// TopLevelModule
module TopLevelModule(
    input clk,                    
    input [2:0] switches,        
    input confirm_key1,   
input confirm_key2,     
    input reset_key,            
    output [1:0] player_led,     
    output [1:0] winner_led           
);
Settings: LEC_CHECK=0, ABC_AREA=1, CAP_MARGIN=20, CORE_MARGIN=2, CORE_UTILIZATION=72, CTS_CLUSTER_SIZE=73, PLACE_DENSITY=0.66, SLEW_MARGIN=20; clock period 4.56 ns.
run.sh (not shown) runs the stock make flow with config.mk's settings and CLKGATE_MAP_FILE=.
The starting point completed, yet does not pass: negative setup slack.
Change:
- ABC_AREA: 1 -> not set
- CORE_UTILIZATION: 72 -> 40
- CTS_CLUSTER_SIZE: 73 -> not set
- PLACE_DENSITY: 0.66 -> not set
- clock period: 4.56 -> 5.73 ns (I/O delays scaled with it)
What happened: Now the flow went through all stages and came out clean. Die size went up by 75%. Clock power went up by 15%. Global-route usage went down by 9.7 points. Register-to-register slack improves by 0.71 ns.

* * *

The RTL this note starts from:
==> flow/design.v <==
module InputProcessor (
    input clk,               
    input [2:0] switches,    
    input confirm_key1,       
input confirm_key2,
    input reset_key,       
    output reg [2:0] column, 
    output reg confirm1,       
output reg confirm2,
    output reg reset        
);
    always @(posedge clk) begin
        column <= switches; 
    end
    always @(posedge clk) begin
        confirm1 <= !confirm_key1; 
	confirm2 <= !confirm_key2;
        reset <= !reset_key;      
    end
endmodule
module gameLogic(
    input clk,
    input reset,
    input [2:0] column,
    input player,
    input confirm_move,
    output reg [1:0] win,
    output reg [1:0] winner
);
    reg [83:0] grid;
    reg [83:0] grid_next;
    reg token_placed;
    reg confirm_prev;
    reg [1:0] win_next;
    wire [1:0] token = player ? 2'b01 : 2'b10;
    wire place = confirm_move && !confirm_prev;
    integer i, j;
function automatic [1:0] checkWin(input [83:0] g, input [1:0] playerToken);
    integer col, row, count, i;
begin
    checkWin = 2'b00;
    for (row = 0; row < 6; row = row + 1) begin
        count = 0;
        for (col = 0; col < 7; col = col + 1) begin
            if (g[(col*6+row)*2 +: 2] == playerToken) begin
                count = count + 1;
                if (count == 4) begin
                    checkWin = 2'b01;
                end
            end else count = 0;
        end
    end
    for (col = 0; col < 7; col = col + 1) begin
        count = 0;
        for (row = 0; row < 6; row = row + 1) begin
            if (g[(col*6+row)*2 +: 2] == playerToken) begin
                count = count + 1;
                if (count == 4) begin
                    checkWin = 2'b01;
                end
            end else count = 0;
        end
    end
    for (row = 0; row < 3; row = row + 1) begin
        for (col = 0; col < 4; col = col + 1) begin
            count = 0;
            for (i = 0; i < 4; i = i + 1) begin
                if (g[((col+i)*6+(row+i))*2 +: 2] == playerToken) begin
                    count = count + 1;
                    if (count == 4) begin
                        checkWin = 2'b01;
                    end
                end else count = 0;
            end
        end
    end
    for (row = 3; row < 6; row = row + 1) begin
        for (col = 0; col < 4; col = col + 1) begin
            count = 0;
            for (i = 0; i < 4; i = i + 1) begin
                if (g[((col+i)*6+(row-i))*2 +: 2] == playerToken) begin
                    count = count + 1;
                    if (count == 4) begin
                        checkWin = 2'b01;
                    end
                end else count = 0;
            end
        end
    end
end
endfunction
    always @* begin
        grid_next = grid;
        token_placed = 0;
        for (i = 0; i < 7; i = i + 1) begin
            if (column == i) begin
                for (j = 0; j < 6; j = j + 1) begin
                    if (!token_placed && grid[(i*6+j)*2 +: 2] == 2'b00) begin
                        grid_next[(i*6+j)*2 +: 2] = token;
                        token_placed = 1;
                    end
                end
            end
        end
        win_next = checkWin(grid_next, token);
    end
    always @(posedge clk) begin
        confirm_prev <= confirm_move;
    end
    always @(posedge clk or posedge reset) begin
        if (reset) begin
            grid <= 84'd0;
            win <= 2'b00;
            winner <= 2'b00;
        end else if (place && token_placed) begin
            grid <= grid_next;
            win <= win_next;
            winner <= win_next[0] ? token : 2'b00;
        end
    end
endmodule
module control(
    input clk,                 
    input reset,               
    input [2:0] column_select, 
    input confirm_move1,
    input confirm_move2,       
    output reg [1:0] current_player, 
    output reg game_over,      
	 output [1:0] winner
);
    parameter IDLE_STATE = 3'b000,
              PLAYER1_TURN = 3'b001,
              PLAYER2_TURN = 3'b010,
              CHECK_MOVE = 3'b011,
				  win_state = 3'b100;
    reg [2:0] state; 
wire confirm_move = (current_player==2'b01)?confirm_move1:confirm_move2;
    wire [1:0]win;
    gameLogic game_logic(
        .clk(clk),
        .reset(reset),
        .column(column_select),
        .player(current_player == 2'b01), 
        .confirm_move(confirm_move),
        .win(win),
		  .winner(winner)
    );
    always @(posedge clk or posedge reset) begin
        if (reset) begin
            state <= IDLE_STATE;
            current_player <= 2'b01;  
            game_over <= 0;
        end
        else begin
            case (state)
                IDLE_STATE: begin
                    if (confirm_move) begin
                        state <= CHECK_MOVE;
                    end
                end
                PLAYER1_TURN: begin
                    if (confirm_move) begin
                        state <= CHECK_MOVE;
                    end
                end
                PLAYER2_TURN: begin
                    if (confirm_move) begin
                        state <= CHECK_MOVE;
                    end
                end
                CHECK_MOVE: begin
                    if (win) begin
                        state <= win_state; 
                    end else begin
                        current_player <= (current_player == 2'b01) ? 2'b10 : 2'b01;
                        state <= (current_player == 2'b01) ? PLAYER1_TURN : PLAYER2_TURN;
                    end
                end
					 win_state: begin
					 game_over <= 1; 
					 end
                default: state <= IDLE_STATE;
            endcase
        end
    end
endmodule
module TopLevelModule(
    input clk,                    
    input [2:0] switches,        
    input confirm_key1,   
input confirm_key2,     
    input reset_key,            
    output [1:0] player_led,     
    output [1:0] winner_led           
);
    wire [2:0] column_select;
    wire confirm_move1;
wire confirm_move2;
    wire reset_game;
    wire [1:0] current_player;
    wire game_over;
    InputProcessor input_proc(
        .clk(clk),
        .switches(switches),
        .confirm_key1(confirm_key1),
        .confirm_key2(confirm_key2),
        .reset_key(reset_key),
        .column(column_select),
        .confirm1(confirm_move1),
.confirm2(confirm_move2),
        .reset(reset_game)
    );
    control control_unit(
        .clk(clk),
        .reset(reset_game),
        .column_select(column_select),
        .confirm_move1(confirm_move1),
        .confirm_move2(confirm_move2),
        .current_player(current_player),
        .game_over(game_over), .winner(winner_led)
    );
    assign player_led = current_player;
endmodule
clock: 3.99 ns
lec_check: 0
cap_margin: 15
cell_pad_in_sites_global_placement: 2
core_margin: 2
core_utilization: 53
cts_cluster_diameter: 93
cts_cluster_size: 38
gpl_routability_driven: 0
place_density_lb_addon: 0.16
setup_slack_margin: 0.22
slew_margin: 20
The starting point finished with setup timing left.
Then changed:
==> flow/config.mk (replaced) <==
export PLATFORM = sky130hd
export DESIGN_NAME = TopLevelModule
export DESIGN_NICKNAME = TopLevelModule
export VERILOG_FILES = /design/flow/design.v
export SDC_FILE = /design/flow/constraint.sdc
export NUM_CORES = 4
export LEC_CHECK = 0
export CAP_MARGIN = 20
export CORE_MARGIN = 2
export CORE_UTILIZATION = 70
export CTS_CLUSTER_DIAMETER = 133
export SLEW_MARGIN = 20
==> flow/constraint.sdc (replaced) <==
create_clock -name core_clock -period 6.23 [get_ports {clk}]
set_input_delay 1.2460 -clock core_clock [delete_from_list [all_inputs] [get_ports {clk}]]
set_output_delay 1.2460 -clock core_clock [all_outputs]
set_load 0.01 [all_outputs]
After rerunning: Now the flow finished clean. Total power decreases by 52%. Sequential share of layout area increases by 6.8 points. Via count decreases by 6.0%. Cell area decreases by about 22%.
Then changed:
--- a/flow/config.mk
+++ b/flow/config.mk
@@ -7,2 +7,3 @@
 export LEC_CHECK = 0
+export ABC_AREA = 1
 export CAP_MARGIN = 20
@@ -10,3 +11,5 @@
 export CORE_UTILIZATION = 70
-export CTS_CLUSTER_DIAMETER = 133
+export CTS_CLUSTER_DIAMETER = 319
+export CTS_CLUSTER_SIZE = 31
+export SETUP_SLACK_MARGIN = -0.32
 export SLEW_MARGIN = 20
==> flow/constraint.sdc (replaced) <==
create_clock -name core_clock -period 4.09 [get_ports {clk}]
set_input_delay 0.8180 -clock core_clock [delete_from_list [all_inputs] [get_ports {clk}]]
set_output_delay 0.8180 -clock core_clock [all_outputs]
set_load 0.01 [all_outputs]
Outcome: The new run never finished: it broke off in global routing (GRT-0232). Die area climbs by about 0.7%. Synthesized cell count grows by about 27%. Area after synthesis went up by about 0.7%.

* * *

## harbor
// TopLevelModule: RTL as listed in full above, without the edits since
==> flow/config.mk <==
export PLATFORM = sky130hd
export DESIGN_NAME = TopLevelModule
export DESIGN_NICKNAME = TopLevelModule
export VERILOG_FILES = /design/flow/design.v
export SDC_FILE = /design/flow/constraint.sdc
export NUM_CORES = 4
export LEC_CHECK = 0
export ABC_AREA = 1
export CAP_MARGIN = 20
export CORE_MARGIN = 2
export CORE_UTILIZATION = 68
export CTS_CLUSTER_DIAMETER = 365
export PLACE_DENSITY = 0.37
export SLEW_MARGIN = 20
==> flow/constraint.sdc <==
create_clock -name core_clock -period 4.35 [get_ports {clk}]
set_input_delay 0.8700 -clock core_clock [delete_from_list [all_inputs] [get_ports {clk}]]
set_output_delay 0.8700 -clock core_clock [all_outputs]
set_load 0.01 [all_outputs]
In harbor the implementation completed, yet the final layout does not meet the checks, the culprit being negative setup slack.
Here is what was changed in the inputs of tundra compared with harbor.
==> flow/config.mk <==
export PLATFORM = sky130hd
export DESIGN_NAME = TopLevelModule
export DESIGN_NICKNAME = TopLevelModule
export VERILOG_FILES = /design/flow/design.v
export SDC_FILE = /design/flow/constraint.sdc
export NUM_CORES = 4
export LEC_CHECK = 0
export CAP_MARGIN = 20
export CORE_MARGIN = 2
export CORE_UTILIZATION = 40
export SLEW_MARGIN = 20
==> flow/constraint.sdc <==
create_clock -name core_clock -period 10.0 [get_ports {clk}]
set_input_delay 2.0000 -clock core_clock [delete_from_list [all_inputs] [get_ports {clk}]]
set_output_delay 2.0000 -clock core_clock [all_outputs]
set_load 0.01 [all_outputs]
==> results <==
Summary of harbor and tundra: one run falls short of a clean finish, namely harbor.
No crash in harbor: every stage finished, but the layout fails its final checks due to negative setup slack.
In the tables for harbor and tundra, cell count reads higher with harbor.
tundra vs harbor on final setup slack of the worst path: tundra is the higher one.
Delta (tundra minus harbor): area overhead of the layout relative to synthesis moved down, share of the clock period used by the worst path after layout moved down, layout buffer count excluding clock buffers moved down, number of instances in the synthesized netlist moved down.
Floorplan-stage core utilization: tundra vs harbor down 28 points
[compare] base=harbor new=tundra: number of cells on the worst reg-to-reg path shrank by 20, design area lower, basic-gate share of the synthesized area counting and, or, nand and nor cells now smaller, die area climbed about 66%.
Power figures rest on the tool's default switching activity, not on a simulated workload.
